==> run a <==
==> flow/design.v (excerpt) <==
module calculator (input CLOCK_50,
							input RESET,
							input KEYPRESSED,
							input [3:0] KEYCODE,
							input [3:0] KEY,
							output [0:6] HEX0, HEX1, HEX2, HEX3, HEX4, HEX5, HEX6, HEX7
							);
		wire clockmain = CLOCK_50;
		wire rst = RESET;
		wire [3:0] keycode = KEYCODE;
		wire keystrobe;
		wire load_A, load_B;
		wire bksp_A, bksp_B;
		posedgetrigger keypressedge (.clock(clockmain), .rst(rst), .signal(KEYPRESSED), .strobe(keystrobe));
		wire dig_strobe, reset_strobe, ex_strobe, op_strobe, sub_strobe;
		wire [3:0] dig_code;
		wire [1:0] op_code;
		inputhandler keypad (
			.keystrobe(keystrobe),
			.keycode(keycode),
			.dig_strobe(dig_strobe),
			.reset_strobe(reset_strobe),
			.ex_strobe(ex_strobe),
			.op_strobe(op_strobe),
			.sub_strobe(sub_strobe),
			.dig_code(dig_code),
			.op_code(op_code)
		);
		wire bksp_strobe, MS_strobe, MR_strobe, MC_strobe;
		PBhandler PB (
			.KEY(KEY),
			.clock(clockmain),
			.rst(rst),
			.bksp_strobe(bksp_strobe),
			.MS_strobe(MS_strobe),
			.MR_strobe(MR_strobe),
			.MC_strobe(MC_strobe)
		);
		wire [1:0] display_select;
		wire load_op, reset_state, execute, load_A_mem, load_B_mem, load_mem, clear_mem;
		control FSM (
			.dig_in(dig_strobe),
			.reset_in(reset_strobe),
			.ex_in(ex_strobe),
			.op_in(op_strobe),
			.bksp_in(bksp_strobe),
			.MS_in(MS_strobe),
			.MR_in(MR_strobe),
			.MC_in(MC_strobe),
			.sub_in(sub_strobe),
			.clock(clockmain),
			.rst(rst),
			.bksp_A(bksp_A),
			.bksp_B(bksp_B),
			.load_A(load_A),
			.load_B(load_B),
			.load_mem(load_mem),
			.clear_mem(clear_mem),
			.load_A_mem(load_A_mem),
			.load_B_mem(load_B_mem),
			.load_op(load_op),
			.reset_out(reset_state),
			.execute(execute),  
			.display_select(display_select)
		);
		wire[31:0] reg_A, reg_B;
		wire [31:0] memory_selected, memory_stored;
		bcdreg operand_A (.clock(clockmain), .rst(rst),
							.digit(dig_code),
							.load(load_A),
							.bksp(bksp_A),
							.clear(reset_state),
							.bcdreg(reg_A),
							.mem(memory_stored),
  ...
make LEC_CHECK=0 ABC_AREA=1 CAP_MARGIN=20 CORE_MARGIN=2 CORE_UTILIZATION=72 CTS_CLUSTER_DIAMETER=376 CTS_CLUSTER_SIZE=99 PLACE_DENSITY=0.38 SETUP_SLACK_MARGIN=5.0 SLEW_MARGIN=20 TNS_END_PERCENT=5 finish   # period 21.5 ns
run.sh (not shown) runs the stock make flow with config.mk's settings and CLKGATE_MAP_FILE=.
==> inputs of run b, as changes to run a <==
CORE_UTILIZATION = 44   (was 72)
CTS_CLUSTER_DIAMETER = not set   (was 376)
CTS_CLUSTER_SIZE = not set   (was 99)
PLACE_DENSITY = not set   (was 0.38)
SETUP_SLACK_MARGIN = not set   (was 5.0)
TNS_END_PERCENT = not set   (was 5)
==> flow/constraint.sdc (replaced) <==
create_clock -name core_clock -period 33.3 [get_ports {CLOCK_50}]
set_input_delay 6.6600 -clock core_clock [delete_from_list [all_inputs] [get_ports {CLOCK_50}]]
set_output_delay 6.6600 -clock core_clock [all_outputs]
set_load 0.01 [all_outputs]
==> summary of the runs <==
In synthesized area, run a and run b do not differ.
Run a died in global routing (GRT-0232). Run b passed the timing, design-rule and antenna checks.
In synthesized cell count, run a and run b do not differ.
Of run a and run b, run b has the higher die size (gap 38%, measured against run b).

---

==> v20 <==
Starting RTL as in the previous note.
clock: 69.1 ns
lec_check: 0
abc_area: 1
cap_margin: 15
cell_pad_in_sites_detail_placement: 2
cell_pad_in_sites_global_placement: 2
core_aspect_ratio: 1.68
core_margin: 3
core_utilization: 58
cts_cluster_size: 40
gpl_routability_driven: 0
gpl_timing_driven: 1
max_routing_layer: met5
min_routing_layer: met2
setup_slack_margin: -2.0
slew_margin: 20
==> v35 (differences from v20) <==
Settings changed: CAP_MARGIN 15 to 20, CELL_PAD_IN_SITES_DETAIL_PLACEMENT 2 to not set, CELL_PAD_IN_SITES_GLOBAL_PLACEMENT 2 to not set, CORE_ASPECT_RATIO 1.68 to not set, CORE_MARGIN 3 to 2, CORE_UTILIZATION 58 to 11, CTS_CLUSTER_SIZE 40 to not set, GPL_ROUTABILITY_DRIVEN 0 to not set, GPL_TIMING_DRIVEN 1 to not set, MAX_ROUTING_LAYER met5 to not set, MIN_ROUTING_LAYER met2 to not set, SETUP_SLACK_MARGIN -2.0 to not set.
==> flow/constraint.sdc (replaced) <==
create_clock -name core_clock -period 71.7 [get_ports {CLOCK_50}]
set_input_delay 14.3400 -clock core_clock [delete_from_list [all_inputs] [get_ports {CLOCK_50}]]
set_output_delay 14.3400 -clock core_clock [all_outputs]
set_load 0.01 [all_outputs]
==> notes <==
v35 completed without violations. v20 stopped in 3_1_place_gp_skip_io (GPL-0301). Synthesized area is the same in v20 and v35. Of v20 and v35, v35 has the higher die area (gap 80%, measured against v35). Synthesized cell count is the same in v35 and v20.

---

==> inputs of run Y <==
Starting RTL as in the previous note.
clock: 30.7 ns
lec_check: 0
abc_area: 1
cap_margin: 15
core_margin: 2
core_utilization: 72
max_routing_layer: met4
setup_slack_margin: 3.78
slew_margin: 20
==> run R (differences from run Y) <==
--- a/flow/config.mk
+++ b/flow/config.mk
@@ -6,9 +6,11 @@
 export NUM_CORES = 4
 export LEC_CHECK = 0
 export ABC_AREA = 1
-export CAP_MARGIN = 15
+export CAP_MARGIN = 20
 export CORE_MARGIN = 2
 export CORE_UTILIZATION = 72
-export MAX_ROUTING_LAYER = met4
-export SETUP_SLACK_MARGIN = 3.78
+export CTS_CLUSTER_DIAMETER = 180
+export CTS_CLUSTER_SIZE = 96
+export PLACE_DENSITY = 0.42
 export SLEW_MARGIN = 20
+export TNS_END_PERCENT = 10
==> flow/constraint.sdc (replaced) <==
create_clock -name core_clock -period 21.3 [get_ports {CLOCK_50}]
set_input_delay 4.2600 -clock core_clock [delete_from_list [all_inputs] [get_ports {CLOCK_50}]]
set_output_delay 4.2600 -clock core_clock [all_outputs]
set_load 0.01 [all_outputs]
==> results <==
| metric | run Y | run R |
|---|---|---|
| Fraction of synthesis flops using an asynchronous set or reset pin | 0 | 0 |
| DIE HEIGHT | 269.6 um | 269.6 um |
| Placed instance count | 9783 | 10675 |
| Area after DPL | 53220 um^2 | 59890 um^2 |
| Routability congestion estimate | 1.058 | 1.032 |
| Synthesized flop and latch total | 217 | 217 |
| Die area | 72670 um^2 | 72670 um^2 |
| Outcome | finished with violations | aborted with a tool error |
| Last stage reached | - | global routing |
| Reasons for failing layout checks | max-capacitance violations, max-slew violations | - |
| Number of CTS-inserted buffers | 24 | 6 |
| Number of gates given a new drive strength after cts | 130 | 180 |
| Area fraction in and, or, nand and nor cells after synthesis | 0.3543 | 0.3543 |
| Core Footprint | 69910 um^2 | 69910 um^2 |
| Post-detailed-placement half-perimeter wirelength | 122500 um | 134300 um |
| Most instantiated library cell after synthesis | sky130_fd_sc_hd__nand2_1 | sky130_fd_sc_hd__nand2_1 |
| Horiz. Die Dim | 269.6 um | 269.6 um |
| Cell count listed in synth_stat.txt | 8876 | 8876 |
| FP Rows | 97 | 97 |
| Post-synth tally of flip-flops with integrated enable | 45 | 45 |
| Cell type with the highest aggregate area in the netlist | sky130_fd_sc_hd__ha_1 | sky130_fd_sc_hd__ha_1 |
| Yosys synthesis chip area | 50780 um^2 | 50780 um^2 |
| DP Worst Slack | -209.7 ps | -6249 ps |
| Setup fix buffers added after clock tree synthesis | 125 | 138 |
| Instance count of the mapped netlist | 8876 | 8876 |
| Yosys synthesis warning count | 14 | 14 |

---

==> inputs of v26 <==
Starting RTL as in the previous note.
## calculator
module calculator (input CLOCK_50,
							input RESET,
							input KEYPRESSED,
							input [3:0] KEYCODE,
							input [3:0] KEY,
							output [0:6] HEX0, HEX1, HEX2, HEX3, HEX4, HEX5, HEX6, HEX7
							);
		wire clockmain = CLOCK_50;
		wire rst = RESET;
		wire [3:0] keycode = KEYCODE;
		wire keystrobe;
		wire load_A, load_B;
		wire bksp_A, bksp_B;
		posedgetrigger keypressedge (.clock(clockmain), .rst(rst), .signal(KEYPRESSED), .strobe(keystrobe));
		wire dig_strobe, reset_strobe, ex_strobe, op_strobe, sub_strobe;
		wire [3:0] dig_code;
		wire [1:0] op_code;
		inputhandler keypad (
			.keystrobe(keystrobe),
			.keycode(keycode),
			.dig_strobe(dig_strobe),
			.reset_strobe(reset_strobe),
			.ex_strobe(ex_strobe),
			.op_strobe(op_strobe),
			.sub_strobe(sub_strobe),
			.dig_code(dig_code),
			.op_code(op_code)
		);
		wire bksp_strobe, MS_strobe, MR_strobe, MC_strobe;
		PBhandler PB (
			.KEY(KEY),
			.clock(clockmain),
			.rst(rst),
			.bksp_strobe(bksp_strobe),
			.MS_strobe(MS_strobe),
			.MR_strobe(MR_strobe),
			.MC_strobe(MC_strobe)
		);
		wire [1:0] display_select;
		wire load_op, reset_state, execute, load_A_mem, load_B_mem, load_mem, clear_mem;
		control FSM (
			.dig_in(dig_strobe),
			.reset_in(reset_strobe),
			.ex_in(ex_strobe),
			.op_in(op_strobe),
			.bksp_in(bksp_strobe),
			.MS_in(MS_strobe),
			.MR_in(MR_strobe),
			.MC_in(MC_strobe),
			.sub_in(sub_strobe),
			.clock(clockmain),
			.rst(rst),
			.bksp_A(bksp_A),
			.bksp_B(bksp_B),
			.load_A(load_A),
			.load_B(load_B),
			.load_mem(load_mem),
			.clear_mem(clear_mem),
			.load_A_mem(load_A_mem),
			.load_B_mem(load_B_mem),
			.load_op(load_op),
			.reset_out(reset_state),
			.execute(execute),  
			.display_select(display_select)
		);
		wire[31:0] reg_A, reg_B;
		wire [31:0] memory_selected, memory_stored;
		bcdreg operand_A (.clock(clockmain), .rst(rst),
							.digit(dig_code),
							.load(load_A),
							.bksp(bksp_A),
							.clear(reset_state),
  ...
clock: 23.3 ns
lec_check: 0
abc_area: 1
cap_margin: 5
core_aspect_ratio: 0.71
core_margin: 2
core_utilization: 71
cts_cluster_diameter: 297
cts_cluster_size: 40
max_routing_layer: met4
slew_margin: 20
==> inputs of v18, as changes to v26 <==
==> flow/config.mk (replaced) <==
export PLATFORM = sky130hd
export DESIGN_NAME = calculator
export DESIGN_NICKNAME = calculator
export VERILOG_FILES = /design/flow/design.v
export SDC_FILE = /design/flow/constraint.sdc
export NUM_CORES = 4
export LEC_CHECK = 0
export ABC_AREA = 1
export CAP_MARGIN = 20
export CORE_MARGIN = 2
export CORE_UTILIZATION = 40
export SLEW_MARGIN = 20
==> flow/constraint.sdc (replaced) <==
create_clock -name core_clock -period 38.4 [get_ports {CLOCK_50}]
set_input_delay 7.6800 -clock core_clock [delete_from_list [all_inputs] [get_ports {CLOCK_50}]]
set_output_delay 7.6800 -clock core_clock [all_outputs]
set_load 0.01 [all_outputs]
==> inputs of v13, as changes to v26 <==
==> flow/config.mk (replaced) <==
export PLATFORM = sky130hd
export DESIGN_NAME = calculator
export DESIGN_NICKNAME = calculator
export VERILOG_FILES = /design/flow/design.v
export SDC_FILE = /design/flow/constraint.sdc
export NUM_CORES = 4
export LEC_CHECK = 0
export ABC_AREA = 1
export CAP_MARGIN = 20
export CORE_MARGIN = 2
export CORE_UTILIZATION = 31
export SLEW_MARGIN = 20
==> flow/constraint.sdc (replaced) <==
create_clock -name core_clock -period 38.4 [get_ports {CLOCK_50}]
set_input_delay 7.6800 -clock core_clock [delete_from_list [all_inputs] [get_ports {CLOCK_50}]]
set_output_delay 7.6800 -clock core_clock [all_outputs]
set_load 0.01 [all_outputs]
==> qor summary <==
Status: v13 timing/DRC/antenna clean; v18 timing/DRC/antenna clean; v26 aborted with a tool error
Stage where the flow stopped: v13 -; v18 -; v26 global routing (5_1_grt)
Critical path depth: v13 198; v18 209; v26 -
Combinational share of cell area: v13 0.718; v18 0.728; v26 -
Row Count: v13 148; v18 130; v26 82
Tally of nets with antenna violations remaining after routing: v13 0; v18 0; v26 -
Post-route minimum period: v13 34.50 ns; v18 34.35 ns; v26 -
CP Launch Point: v13 operand_A.bcdreg[1]; v18 operand_A.bcdreg[1]; v26 -
DR vias/cell: v13 5.04; v18 5.25; v26 -
Number of logged tool warnings: v13 211; v18 211; v26 -
Tightest hold margin: v13 0.473 ns; v18 0.474 ns; v26 -
Fp_density: v13 0.312; v18 0.404; v26 0.718
Final Hold Viols: v13 0; v18 0; v26 -
Met3 layer wire length in the routed design: v13 6720 µm; v18 7410 µm; v26 -
CP most frequent cell: v13 nand2_1; v18 nand2_1; v26 -
Logic area: v13 39400 µm²; v18 39400 µm²; v26 -
Vert. Die Dim: v13 409 µm; v18 360 µm; v26 229 µm
Number of tap instances: v13 2175; v18 1650; v26 -
Flip-flops: v13 217; v18 217; v26 -
Total via count in the routed design: v13 55700; v18 55200; v26 -
Critical path start-end classification: v13 flop to flop; v18 flop to flop; v26 -
